==> run Z: inputs <==
==> flow/design.v <==
`timescale 1ns / 1ps
module CORDICROT
#(	parameter   ODAT_W	= 16,
	parameter   SHIFT		= 1)
(
	input	Clk_i,
	input	Rst_i,
	input	signed  [ODAT_W-1:0]	X_i,
	input	signed  [ODAT_W-1:0]	Y_i,
	input	Val_i,
	input	Sign_i,
	output	reg	signed	[ODAT_W-1:0]	X_o,
	output	reg	signed	[ODAT_W-1:0]	Y_o,
	output	reg	Val_o
);
    wire    [ODAT_W-1:0]    shiftedInX;
    wire    [ODAT_W-1:0]    shiftedInY;
    assign  shiftedInX    =   X_i >>> SHIFT;
    assign  shiftedInY    =   Y_i >>> SHIFT;
always @(posedge Clk_i) begin
    if (Rst_i) begin
        Val_o	<= 1'b0;
    end else if	(Val_i)	begin
        Val_o	<= Val_i;
    end	else	begin
		Val_o	<=	1'b0;
	end
end
always @(posedge Clk_i) begin
    if (Rst_i) begin
        X_o   <= {ODAT_W{1'b0}};
        Y_o   <= {ODAT_W{1'b0}};
    end else if (Val_i) begin
        if (Sign_i) begin
            X_o   <= X_i + shiftedInY;
            Y_o   <= Y_i - shiftedInX; 
        end else begin
            X_o   <= X_i - shiftedInY;
            Y_o   <= Y_i + shiftedInX;
        end
    end
end
endmodule
module CORDICNCO (
    clk_i,
    rst_i,
    val_i,
    phase_inc_i,
    cos_o,
    sin_o,
    val_o
    );
    parameter                   ODAT_W              = 16;
    parameter                   P_INC_W             = 16;
    parameter                   ITER_NUM            = 16;
    parameter                   EN_SIN_N            = 0;
    localparam  [P_INC_W-1:0]   ANGLE_270_DEGREE    = 3<<(P_INC_W-2);
    localparam  [P_INC_W-1:0]   ANGLE_180_DEGREE    = 1<<(P_INC_W-1);
    localparam  [P_INC_W-1:0]   ANGLE_90_DEGREE     = 1<<(P_INC_W-2);
    localparam [15:0] INIT_VALUE = 16'h4CCC;
    input                           clk_i;
    input                           rst_i;
    input                           val_i;
    input           [P_INC_W-1:0]   phase_inc_i;
    output  reg     [ODAT_W-1:0]    cos_o;
    output  reg     [ODAT_W-1:0]    sin_o;
    output  reg                     val_o;
    wire    [P_INC_W-1:0]           precompAngle[ODAT_W-1:0];
    wire    [ODAT_W-1:0]            x_pipe[ITER_NUM:0];
    wire    [ODAT_W-1:0]            y_pipe[ITER_NUM:0];
    wire    [ITER_NUM:0]            val_pipe;
    reg     [P_INC_W-1:0]           phase_diff_pipe[ITER_NUM-1:0];
    reg     [1:0]                   sc_sign_pipe[ITER_NUM-1:0];
    reg     [P_INC_W-1:0]           phase_accumulator;
    reg     [P_INC_W-1:0]           current_phase;
    reg     [1:0]                   sc_sign_prev;
    reg     [1:0]                   sc_sign;
    reg     [2:0]                   val_sr;
    genvar  g;
    integer i;
    assign  x_pipe[0]   = INIT_VALUE;
    assign  y_pipe[0]   = INIT_VALUE;
    assign  val_pipe[0] = val_sr[2];
always @(posedge clk_i or posedge rst_i) begin
    if (rst_i) begin
        phase_accumulator   <= {P_INC_W{1'b0}};
    end else if (val_i) begin
        phase_accumulator   <= phase_accumulator + phase_inc_i;
    end
end
assign precompAngle [0] = 16'd8190;   
assign precompAngle [1] = 16'd4834;    
assign precompAngle [2] = 16'd2554;    
assign precompAngle [3] = 16'd1296;    
assign precompAngle [4] = 16'd650;     
assign precompAngle [5] = 16'd325;     
assign precompAngle [6] = 16'd162;     
assign precompAngle [7] = 16'd81;     
assign precompAngle [8] = 16'd40;      
assign precompAngle [9] = 16'd20;      
assign precompAngle [10] = 16'd10;     
assign precompAngle [11] = 16'd5;      
assign precompAngle [12] = 16'd2;      
assign precompAngle [13] = 16'd1;      
assign precompAngle [14] = 16'd0;      
assign precompAngle [15] = 16'd0;      
always @(posedge clk_i or posedge rst_i) begin
    if (rst_i) begin
        current_phase   <= {P_INC_W{1'b0}};
        sc_sign         <= 2'b0;
    end else begin
        if (phase_accumulator > ANGLE_270_DEGREE) begin
            current_phase   <= {P_INC_W{1'b0}} - phase_accumulator;
            sc_sign         <= 2'b10;
        end else if (phase_accumulator > ANGLE_180_DEGREE) begin
            current_phase   <= phase_accumulator - ANGLE_180_DEGREE;
            sc_sign         <= 2'b11;
        end else if (phase_accumulator > ANGLE_90_DEGREE) begin
            current_phase   <= ANGLE_180_DEGREE - phase_accumulator;
            sc_sign         <= 2'b01;
        end else begin
            current_phase   <= phase_accumulator;
            sc_sign         <= 2'b00;
        end
    end
end
always @(posedge clk_i or posedge rst_i) begin
    if (rst_i) begin
        val_sr <= 3'b0;
    end else begin
        val_sr <= {val_sr[1:0], val_i};
    end
end
always @(posedge clk_i) begin
    phase_diff_pipe[0]  <= current_phase - precompAngle[0];
    sc_sign_pipe[0]     <= sc_sign;
    for(i=1; i<ITER_NUM; i=i+1) begin
        sc_sign_pipe[i] <= sc_sign_pipe[i-1];
        if (phase_diff_pipe[i-1][P_INC_W-1]) begin
            phase_diff_pipe[i] <= phase_diff_pipe[i-1] + precompAngle[i];
        end else begin
            phase_diff_pipe[i] <= phase_diff_pipe[i-1] - precompAngle[i];
        end
    end
end
generate
    for (g = 0; g < ITER_NUM; g = g + 1) begin : cordic_pipe
        CORDICROT #(
            .ODAT_W     (ODAT_W),
            .SHIFT      (g+1)
        ) cordic_rotation_inst (
            .Clk_i      (clk_i),
            .Rst_i      (rst_i),
            .X_i        (x_pipe[g]),
            .Y_i        (y_pipe[g]),
            .Val_i      (val_pipe[g]),
            .Sign_i     (phase_diff_pipe[g][P_INC_W-1]),
            .X_o        (x_pipe[g+1]),
            .Y_o        (y_pipe[g+1]),
            .Val_o      (val_pipe[g+1])
            );
    end
endgenerate
generate 
    if (EN_SIN_N) begin
        always @(posedge clk_i or posedge rst_i) begin
            if (rst_i) begin
                sin_o       <= {ODAT_W{1'b0}};
            end else begin
                if (sc_sign_prev[1]) begin
                    sin_o   <=  y_pipe[ITER_NUM];
                end else begin
                    sin_o   <= ~y_pipe[ITER_NUM] + {{(ODAT_W-1){1'b0}}, 1'b1};
                end
            end
        end
    end else begin
        always @(posedge clk_i or posedge rst_i) begin
            if (rst_i) begin
                sin_o       <= {ODAT_W{1'b0}};
            end else begin
                if (sc_sign_prev[1]) begin
                    sin_o   <= ~y_pipe[ITER_NUM] + {{(ODAT_W-1){1'b0}}, 1'b1};
                end else begin
                    sin_o   <=  y_pipe[ITER_NUM];
                end
            end
        end
    end
endgenerate
always @(posedge clk_i or posedge rst_i) begin
    if (rst_i) begin
        cos_o           <= {ODAT_W{1'b0}};
        sc_sign_prev    <= 2'b0;
        val_o           <= 1'b0;
    end else begin
        if (sc_sign_prev[0]) begin
            cos_o   <= ~x_pipe[ITER_NUM] + {{(ODAT_W-1){1'b0}}, 1'b1};
        end else begin
            cos_o   <= x_pipe[ITER_NUM];
        end
        sc_sign_prev    <= sc_sign_pipe[ITER_NUM-1];
        val_o           <= val_pipe[ITER_NUM];
    end
end
endmodule
==> flow/run.sh <==
#!/bin/bash
# the make line also repeats each setting of config.mk as NAME=value (left out here)
make -C /OpenROAD-flow-scripts/flow DESIGN_CONFIG=/design/flow/config.mk WORK_HOME=/design/flow/orfs CLKGATE_MAP_FILE= finish
==> flow/config.mk <==
export PLATFORM = sky130hd
export DESIGN_NAME = CORDICNCO
export DESIGN_NICKNAME = CORDICNCO
export VERILOG_FILES = /design/flow/design.v
export SDC_FILE = /design/flow/constraint.sdc
export NUM_CORES = 4
export LEC_CHECK = 0
export ABC_AREA = 0
export CAP_MARGIN = 0
export CELL_PAD_IN_SITES_DETAIL_PLACEMENT = 1
export CELL_PAD_IN_SITES_GLOBAL_PLACEMENT = 0
export CORE_ASPECT_RATIO = 0.67
export CORE_MARGIN = 4
export CORE_UTILIZATION = 51
export CTS_CLUSTER_DIAMETER = 63
export CTS_CLUSTER_SIZE = 31
export GPL_ROUTABILITY_DRIVEN = 0
export GPL_TIMING_DRIVEN = 1
export HOLD_SLACK_MARGIN = -0.08
export MAX_ROUTING_LAYER = met4
export MIN_ROUTING_LAYER = met2
export PLACE_DENSITY_LB_ADDON = 0.05
export SETUP_SLACK_MARGIN = 0.84
export SLEW_MARGIN = 5
export TNS_END_PERCENT = 25
==> flow/constraint.sdc <==
create_clock -name core_clock -period 6.2 [get_ports {clk_i}]
set_input_delay 1.2400 -clock core_clock [delete_from_list [all_inputs] [get_ports {clk_i}]]
set_output_delay 1.2400 -clock core_clock [all_outputs]
set_load 0.01 [all_outputs]
==> run M: changes against run Z <==
ABC_AREA = default   (was 0)
CAP_MARGIN = 20   (was 0)
CELL_PAD_IN_SITES_DETAIL_PLACEMENT = default   (was 1)
CELL_PAD_IN_SITES_GLOBAL_PLACEMENT = default   (was 0)
CORE_ASPECT_RATIO = default   (was 0.67)
CORE_MARGIN = 2   (was 4)
CORE_UTILIZATION = 66   (was 51)
CTS_CLUSTER_DIAMETER = default   (was 63)
CTS_CLUSTER_SIZE = 58   (was 31)
GPL_ROUTABILITY_DRIVEN = default   (was 0)
GPL_TIMING_DRIVEN = default   (was 1)
HOLD_SLACK_MARGIN = -0.05   (was -0.08)
MAX_ROUTING_LAYER = default   (was met4)
MIN_ROUTING_LAYER = default   (was met2)
PLACE_DENSITY_LB_ADDON = default   (was 0.05)
SETUP_SLACK_MARGIN = -0.29   (was 0.84)
SLEW_MARGIN = 20   (was 5)
TNS_END_PERCENT = 5   (was 25)
==> flow/constraint.sdc (replaced) <==
create_clock -name core_clock -period 3.91 [get_ports {clk_i}]
set_input_delay 0.7820 -clock core_clock [delete_from_list [all_inputs] [get_ports {clk_i}]]
set_output_delay 0.7820 -clock core_clock [all_outputs]
set_load 0.01 [all_outputs]
==> run R: changes against run Z <==
ABC_AREA = default   (was 0)
CAP_MARGIN = 20   (was 0)
CELL_PAD_IN_SITES_DETAIL_PLACEMENT = default   (was 1)
CELL_PAD_IN_SITES_GLOBAL_PLACEMENT = default   (was 0)
CORE_ASPECT_RATIO = default   (was 0.67)
CORE_MARGIN = 2   (was 4)
CORE_UTILIZATION = 64   (was 51)
CTS_CLUSTER_DIAMETER = default   (was 63)
CTS_CLUSTER_SIZE = 97   (was 31)
GPL_ROUTABILITY_DRIVEN = default   (was 0)
GPL_TIMING_DRIVEN = default   (was 1)
HOLD_SLACK_MARGIN = default   (was -0.08)
MAX_ROUTING_LAYER = default   (was met4)
MIN_ROUTING_LAYER = default   (was met2)
PLACE_DENSITY_LB_ADDON = default   (was 0.05)
SETUP_SLACK_MARGIN = default   (was 0.84)
SLEW_MARGIN = 20   (was 5)
TNS_END_PERCENT = default   (was 25)
==> flow/constraint.sdc (replaced) <==
create_clock -name core_clock -period 3.53 [get_ports {clk_i}]
set_input_delay 0.7060 -clock core_clock [delete_from_list [all_inputs] [get_ports {clk_i}]]
set_output_delay 0.7060 -clock core_clock [all_outputs]
set_load 0.01 [all_outputs]
==> out/results.ini <==
[final_timing]
finalWorstPathRequiredPeriod_ns = 3.76

[status]
status = complete, no violations

[global_route]
top_usage_layer = met2
grt_pass1_vias = 45660

[place]
placed_area_mm2 = 0.0591

[setup_path]
path_buffers = 2

[end of results for run M]
==> out/results.ini <==
[status]
status = complete, no violations

[global_route]
grt_pass1_vias = 77000
top_usage_layer = met3

[job]
openroad.warnings = 59

[place]
placed_area_mm2 = 0.0590

[synthesis]
aoi_share_pct = 20.1
async_flop_share_pct = 8.85

[final_timing]
finalWorstPathRequiredPeriod_ns = 4.89
finalCritPeriodShare_pct = 78.9

[setup_path]
path_buffers = 1
crit_end = cordic_pipe[4].cordic_rotation_inst.Y_o[12]$_SDFFE_PP0P_

[end of results for run Z]
==> out/results.ini <==
[final_timing]
finalSetupViolations = 1
finalWorstPathRequiredPeriod_ns = 3.58
fin_ws_ns = -0.0522

[status]
status = failed layout checks
so_faults = negative setup slack

[global_route]
top_usage_layer = met2
grt_pass1_vias = 45788

[end of results for run R]
